## run 1
==> flow/design.v <==
module fpadder (output logic [31:0] sum, output logic ready,
                input logic [31:0] a, input logic clock, nreset);
    logic [31:0] m,n;       
    logic [1:0] exp;
	logic sign; 
    logic adding, stopOp, infNum, abSum, notNum, bigNum;    
	logic [7:0] exp_m, exp_n;        						  
	logic [22:0] manti_m, manti_n;						 
	logic [23:0] manti_m2, manti_n2, manti_m1, manti_n1;	 
	logic sign_m, sign_n;		 
    assign sign_m = m[31];
    assign sign_n = n[31];
    assign exp_m = {m[30:23]};
    assign exp_n = {n[30:23]};
    assign manti_m = {m[22:0]};
    assign manti_n = {n[22:0]};
	assign manti_m2 = {1'b1, manti_m};
	assign manti_n2 = {1'b1, manti_n};
	always_comb 
      begin
        notNum = (exp_m == 255 & manti_m != 0) || (exp_n == 255 & manti_n != 0);  
		bigNum = (exp_m == 255 & manti_m == 0) || (exp_n == 255 & manti_n == 0);
      end 
    always_comb 
      begin
        exp = (exp_m > exp_n)? 2'b10 : (exp_m < exp_n)? 2'b01 : 2'b00;
        sign = (sign_m == sign_n)? '1 : '0;
      end
    always_comb
      begin
          if (exp == 2'b10) begin
            manti_n1 = manti_n2 >> (exp_m - exp_n);       
			manti_m1 = manti_m2;  
			end
          else if (exp == 2'b01) begin
            manti_m1 = manti_m2 >> (exp_n - exp_m);
			manti_n1 = manti_n2;	
			end
          else begin
			manti_m1 = manti_m2; 
			manti_n1 = manti_n2;	
			end
      end                                                
    logic [24:0] manti_m3, manti_n3, sum_manti;
    logic [7:0]  sum_exp;
    logic sum_sign;
    assign manti_m3 = {1'b0, manti_m1[23:0]};
    assign manti_n3 = {1'b0, manti_n1[23:0]};
    always_ff @(posedge clock, negedge nreset)      
      if(!nreset) begin
      	sum_manti <= 0;
        sum_exp <= 0; 
        sum_sign <= 0; end
      else if (adding == '1) begin	 
        if (sign == '1) begin               
        sum_manti <= (manti_n3 + manti_m3);    
		sum_exp <= (exp ==  2'b10)? exp_m : exp_n;
        sum_sign <= sign_m; end
        else if (sign == '0 & exp == 2'b10) begin
      	sum_manti <= manti_m3 - manti_n3;
		sum_exp <= exp_m; 
        sum_sign <= sign_m; end
        else if (sign == '0 & exp == 2'b01) begin
      	sum_manti <= manti_n3 - manti_m3;
      	sum_exp <= exp_n; 
        sum_sign <= sign_n; end
        else if (sign == '0 & exp == 2'b00) begin
       	sum_manti <= (manti_m3 > manti_n3)? (manti_m3 - manti_n3) : (manti_m3 < manti_n3)? (manti_n3 - manti_m3) : 25'h1000000;
      	sum_exp <= (manti_m3 > manti_n3)? exp_m : (manti_m3 < manti_n3)? exp_n : 8'h0; 
        sum_sign <= (manti_m3 > manti_n3)? sign_m : (manti_m3 < manti_n3)? sign_n : '0; end 	end
	  else if (stopOp == 1) begin
		sum_manti[24:23] <= 2'b01;
		sum_manti[22:0] <= 23'h7fffff;
      	sum_exp <= 8'hff; 
        sum_sign <= '0; end
	  else if (infNum == 1) begin
		if (sign == 1) begin			 
			sum_manti[24:23] <= 2'b01;
			sum_manti[22:0] <= 0;
			sum_exp <= 8'hff; 
			sum_sign <= sign_m; end	
		else begin						 
			sum_manti[24:23] <= 2'b01;
			sum_manti[22:0] <= 0;
			sum_exp <= (exp == 2'b0) ? 8'h0 : 8'hff; 
			sum_sign <= (exp == 2'b10)? sign_m : (exp == 2'b01)? sign_n : 1'b0; end	end				
      always_ff @(posedge clock, negedge nreset)
		if(!nreset)
			sum <= 0;
		else if(abSum == 1) begin
        if (sum_manti[24] == 1)	begin 
			if (sum_exp == 254)						 
				sum <= {sum_sign, 8'hff, 23'b0};      
			else if (sum_exp == 0 & sum_manti[22:0] == 0)
				sum <= 0;
			else 
				sum <= {sum_sign, sum_exp + 8'b1, sum_manti[23:1]}; end			
        else begin
			if (sum_manti[23] == 1)
			sum <= {sum_sign, sum_exp, sum_manti[22:0]};  
			else if (sum_manti[22] == 1)
			sum <= {sum_sign, (sum_exp - 8'h1), sum_manti[21:0], 1'b0}; 
			else if (sum_manti[21] == 1)
			sum <= {sum_sign, (sum_exp - 8'h2), sum_manti[20:0], 2'b0};
			else if (sum_manti[20] == 1)
			sum <= {sum_sign, (sum_exp - 8'h3), sum_manti[19:0], 3'b0};
			else if (sum_manti[19] == 1)
			sum <= {sum_sign, (sum_exp - 8'h4), sum_manti[18:0], 4'b0};
			else if (sum_manti[18] == 1)
			sum <= {sum_sign, (sum_exp - 8'h5), sum_manti[17:0], 5'b0}; 
			else if (sum_manti[17] == 1)
			sum <= {sum_sign, (sum_exp - 8'h6), sum_manti[16:0], 6'b0};
			else if (sum_manti[16] == 1)
			sum <= {sum_sign, (sum_exp - 8'h7), sum_manti[15:0], 7'b0};
			else if (sum_manti[15] == 1)
			sum <= {sum_sign, (sum_exp - 8'h8), sum_manti[14:0], 8'b0};
			else if (sum_manti[14] == 1)
			sum <= {sum_sign, (sum_exp - 8'h9), sum_manti[13:0], 9'b0}; 
			else if (sum_manti[13] == 1)
			sum <= {sum_sign, (sum_exp - 8'ha), sum_manti[12:0], 10'b0};
			else if (sum_manti[12] == 1)
			sum <= {sum_sign, (sum_exp - 8'hb), sum_manti[11:0], 11'b0};
			else if (sum_manti[11] == 1)
			sum <= {sum_sign, (sum_exp - 8'hc), sum_manti[10:0], 12'b0};
			else if (sum_manti[10] == 1)
			sum <= {sum_sign, (sum_exp - 8'hd), sum_manti[9:0], 13'b0}; 
			else if (sum_manti[9] == 1)
			sum <= {sum_sign, (sum_exp - 8'he), sum_manti[8:0], 14'b0};
			else if (sum_manti[8] == 1)
			sum <= {sum_sign, (sum_exp - 8'hf), sum_manti[7:0], 15'b0};
			else if (sum_manti[7] == 1)
			sum <= {sum_sign, (sum_exp - 8'h10), sum_manti[6:0], 16'b0};
			else if (sum_manti[6] == 1)
			sum <= {sum_sign, (sum_exp - 8'h11), sum_manti[5:0], 17'b0};
			else if (sum_manti[5] == 1)
			sum <= {sum_sign, (sum_exp - 8'h12), sum_manti[4:0], 18'b0};
			else if (sum_manti[4] == 1)
			sum <= {sum_sign, (sum_exp - 8'h13), sum_manti[3:0], 19'b0};
			else if (sum_manti[3] == 1)
			sum <= {sum_sign, (sum_exp - 8'h14), sum_manti[2:0], 20'b0}; 
			else if (sum_manti[2] == 1)
			sum <= {sum_sign, (sum_exp - 8'h15), sum_manti[1:0], 21'b0};
			else if (sum_manti[1] == 1)
			sum <= {sum_sign, (sum_exp - 8'h16), sum_manti[0], 22'b0};
			else if (sum_manti[0] == 1)
			sum <= {sum_sign, (sum_exp - 8'h17), 23'b0};
			end
			end
	enum {start, loadN1, loadN2, pred, asblSum, stop} state;
    always_ff @(posedge clock, negedge nreset)
    	if(!nreset)begin
    		state <= start;
			m <= 0;
			n <= 0;
			ready <= 0;
			infNum <= 0;
			stopOp <= 0;
			adding <= 0;
			abSum <= 0;  end
    	else begin
			ready <= 0;
			infNum <= 0;
			stopOp <= 0;
			adding <= 0;
			abSum <= 0;
			case(state)
				start:begin
					state <= loadN1; end
				loadN1:begin
					n <= a;
					state <= loadN2; end
				loadN2:begin
					m <= a;
					state <= pred; end
				pred: begin
					state <= asblSum;
					if (!notNum & bigNum)
						infNum <= 1;
					else if (notNum)
						stopOp <= 1;
					else
						adding <= 1; end
				asblSum:begin
					state <= stop;
					abSum <= 1; end
				stop:begin
					ready <= 1;
					state <= start; end				
            endcase
			end		
endmodule
Settings: LEC_CHECK=0, ABC_AREA=1, CAP_MARGIN=40, CORE_ASPECT_RATIO=0.5, CORE_MARGIN=2, CORE_UTILIZATION=72, CTS_CLUSTER_DIAMETER=386, CTS_CLUSTER_SIZE=100, PLACE_DENSITY=0.41, SETUP_SLACK_MARGIN=-1.31, SLEW_MARGIN=20, TNS_END_PERCENT=10; clock period 15.6 ns.
run.sh (not shown) runs the stock make flow with config.mk's settings and CLKGATE_MAP_FILE=.
Modified inputs, run 2 compared to run 1
-- flow/config.mk --
<<< run 1, line 10
>>> run 2, line 10
export CELL_PAD_IN_SITES_DETAIL_PLACEMENT = 1
export CELL_PAD_IN_SITES_GLOBAL_PLACEMENT = 2
<<< run 1, line 12
export CORE_UTILIZATION = 72
export CTS_CLUSTER_DIAMETER = 386
>>> run 2, line 14
export CORE_UTILIZATION = 39
export CTS_CLUSTER_DIAMETER = 400
<<< run 1, line 15
export PLACE_DENSITY = 0.41
export SETUP_SLACK_MARGIN = -1.31
>>> run 2, line 17
export GPL_ROUTABILITY_DRIVEN = 1
export MIN_ROUTING_LAYER = met1
export SETUP_SLACK_MARGIN = 2.92
<<< run 1, line 18
export TNS_END_PERCENT = 10
>>> run 2, line 21
export TNS_END_PERCENT = 40
==> flow/constraint.sdc <==
create_clock -name core_clock -period 10.5 [get_ports {clock}]
set_input_delay 2.1000 -clock core_clock [delete_from_list [all_inputs] [get_ports {clock}]]
set_output_delay 2.1000 -clock core_clock [all_outputs]
set_load 0.01 [all_outputs]
Notes after the runs:
- Run 2: flow completed, timing, DRC and antenna clean
- As far as number of hold buffers added after cts goes, run 2 and run 1 are indistinguishable; the numbers are identical.
- Combined global-route utilization of all metal layers (higher): run 1
- Per the comparison of run 2 with run 1, number of buffers inserted by post-CTS setup repair climbed 6, maximum frequency now larger, number of multi-input combinational cells flat, final-layout clock buffer total went down.
- The run showing the smaller slew at the pin with the worst max-slew slack is run 2.
- The growth of design area from synthesis to finish in run 2 sits 4.8 points above the value recorded for run 1.
- Peak supply drop: run 2 > run 1
[inputs] run 3 vs run 2
==> flow/config.mk <==
export PLATFORM = sky130hd
export DESIGN_NAME = fpadder
export DESIGN_NICKNAME = fpadder
export VERILOG_FILES = /design/flow/design.v
export SDC_FILE = /design/flow/constraint.sdc
export NUM_CORES = 4
export LEC_CHECK = 0
export CAP_MARGIN = 20
export CELL_PAD_IN_SITES_GLOBAL_PLACEMENT = 2
export CORE_MARGIN = 2
export CORE_UTILIZATION = 40
export GPL_TIMING_DRIVEN = 0
export SLEW_MARGIN = 20
==> flow/constraint.sdc <==
create_clock -name core_clock -period 20.0 [get_ports {clock}]
set_input_delay 4.0000 -clock core_clock [delete_from_list [all_inputs] [get_ports {clock}]]
set_output_delay 4.0000 -clock core_clock [all_outputs]
set_load 0.01 [all_outputs]
Results
The higher layout-stage area growth over the synthesis result came out of run 2. In run 3, the fraction of power consumed by the clock network came out 1.0 points above the value in run 2. Power spent charging and discharging nets ended up 48% lower on run 3 than on run 2. Taking run 3 over run 2, the critical path depth ratio works out to 0.806. Combinational power share: run 2 vs run 3 — no meaningful difference. Delta(power attributed to the clock group, run 3 - run 2) < 0. In the flow results for run 3 and run 2, the final period demand of the worst path is larger on run 3. Relative to run 2, wire length of the first global-routing pass increased by 5.2% in run 3.
--- input diff run 3..run 4 ---
-- flow/config.mk --
<<< run 3, line 9
export CELL_PAD_IN_SITES_GLOBAL_PLACEMENT = 2
>>> run 4, line 9
<<< run 3, line 11
export CORE_UTILIZATION = 40
export GPL_TIMING_DRIVEN = 0
>>> run 4, line 10
export CORE_UTILIZATION = 66
export HOLD_SLACK_MARGIN = -0.08
export MAX_ROUTING_LAYER = met4
export SETUP_SLACK_MARGIN = 1.73
<<< run 3, line 14
>>> run 4, line 15
export TNS_END_PERCENT = 75
==> flow/constraint.sdc <==
create_clock -name core_clock -period 6.84 [get_ports {clock}]
set_input_delay 1.3680 -clock core_clock [delete_from_list [all_inputs] [get_ports {clock}]]
set_output_delay 1.3680 -clock core_clock [all_outputs]
set_load 0.01 [all_outputs]
==> comparison <==
Run 4 -> stages 100% | layout checks FAIL | setup timing. Run 4 gives more total via count after detailed routing than run 3 did. Of run 4 and run 3, it is run 4 that has the lower time the worst path needs with I/O delays and setup. Looking at count of clock-buffer cells in the layout across run 3 and run 4, the one that comes out higher is run 4. Diff run 3 -> run 4: number of well taps saw a decrease, post-route clock period utilization saw an increase, total instance count after detailed placement saw a decrease. The relative slew slack in run 4 was lower than what run 3 gave. Between run 3 and run 4, the post-detailed-routing wire length is lower for run 4.
Edits applied to the flow inputs when going from run 4 to run 5:
-- flow/config.mk --
<<< run 4, line 10
export CORE_UTILIZATION = 66
export HOLD_SLACK_MARGIN = -0.08
export MAX_ROUTING_LAYER = met4
export SETUP_SLACK_MARGIN = 1.73
>>> run 5, line 10
export CORE_UTILIZATION = 40
<<< run 4, line 15
export TNS_END_PERCENT = 75
>>> run 5, line 12
==> flow/constraint.sdc <==
create_clock -name core_clock -period 9.53 [get_ports {clock}]
set_input_delay 1.9060 -clock core_clock [delete_from_list [all_inputs] [get_ports {clock}]]
set_output_delay 1.9060 -clock core_clock [all_outputs]
set_load 0.01 [all_outputs]
### Flow results
Run 5 completed end to end with timing, DRC and antenna clean.
Lower non-clock buffer count was reported by run 5, not run 4.
Run 5 ended up with a lower final number of setup-violating endpoints than run 4 did.
Looking at final cell count, run 5 sits 97 higher than run 4 does.
Run comparison: run 4 cell with the largest stage delay on the worst path sky130_fd_sc_hd__o21ai_0; run 5 cell with the largest stage delay on the worst path sky130_fd_sc_hd__o311ai_0
From run 4 to run 5 the numbers moved as follows: summed area of non-filler cells in the final layout now smaller, sum of routed wire length over all layers dropped 9.4%, synthesis-to-finish area growth fell 13 points, number of instances resized during post-cts repair -162.
Sequential cell count: run 5 vs run 4 identical
Taking run 4 as the reference, in run 5 wire length of the first global-routing pass fell about 2.7%, part of the power in combinational logic about even.
The run showing the greater setup slack of the critical path after layout is run 5.
Modified inputs, run 6 compared to run 5
-- flow/config.mk --
<<< run 5, line 8
export CAP_MARGIN = 20
>>> run 6, line 8
export CAP_MARGIN = 40
export CELL_PAD_IN_SITES_GLOBAL_PLACEMENT = 0
<<< run 5, line 10
export CORE_UTILIZATION = 40
>>> run 6, line 11
export CORE_UTILIZATION = 61
export GPL_ROUTABILITY_DRIVEN = 1
export MIN_ROUTING_LAYER = met1
export SETUP_SLACK_MARGIN = 1.84
<<< run 5, line 12
>>> run 6, line 16
export TNS_END_PERCENT = 5
==> flow/constraint.sdc <==
create_clock -name core_clock -period 7.08 [get_ports {clock}]
set_input_delay 1.4160 -clock core_clock [delete_from_list [all_inputs] [get_ports {clock}]]
set_output_delay 1.4160 -clock core_clock [all_outputs]
set_load 0.01 [all_outputs]
### Flow results
Changes observed in run 6 relative to run 5: core area fell by 34%; register clock-pin slew on the reported worst setup and hold paths closely matched the old numbers. Sequential share of layout area is lower on run 6. Run 6 went all the way through synthesis, placement and routing and the layout is clean on timing, DRC and antenna.
Power figures rest on the tool's default switching activity, not on a simulated workload.
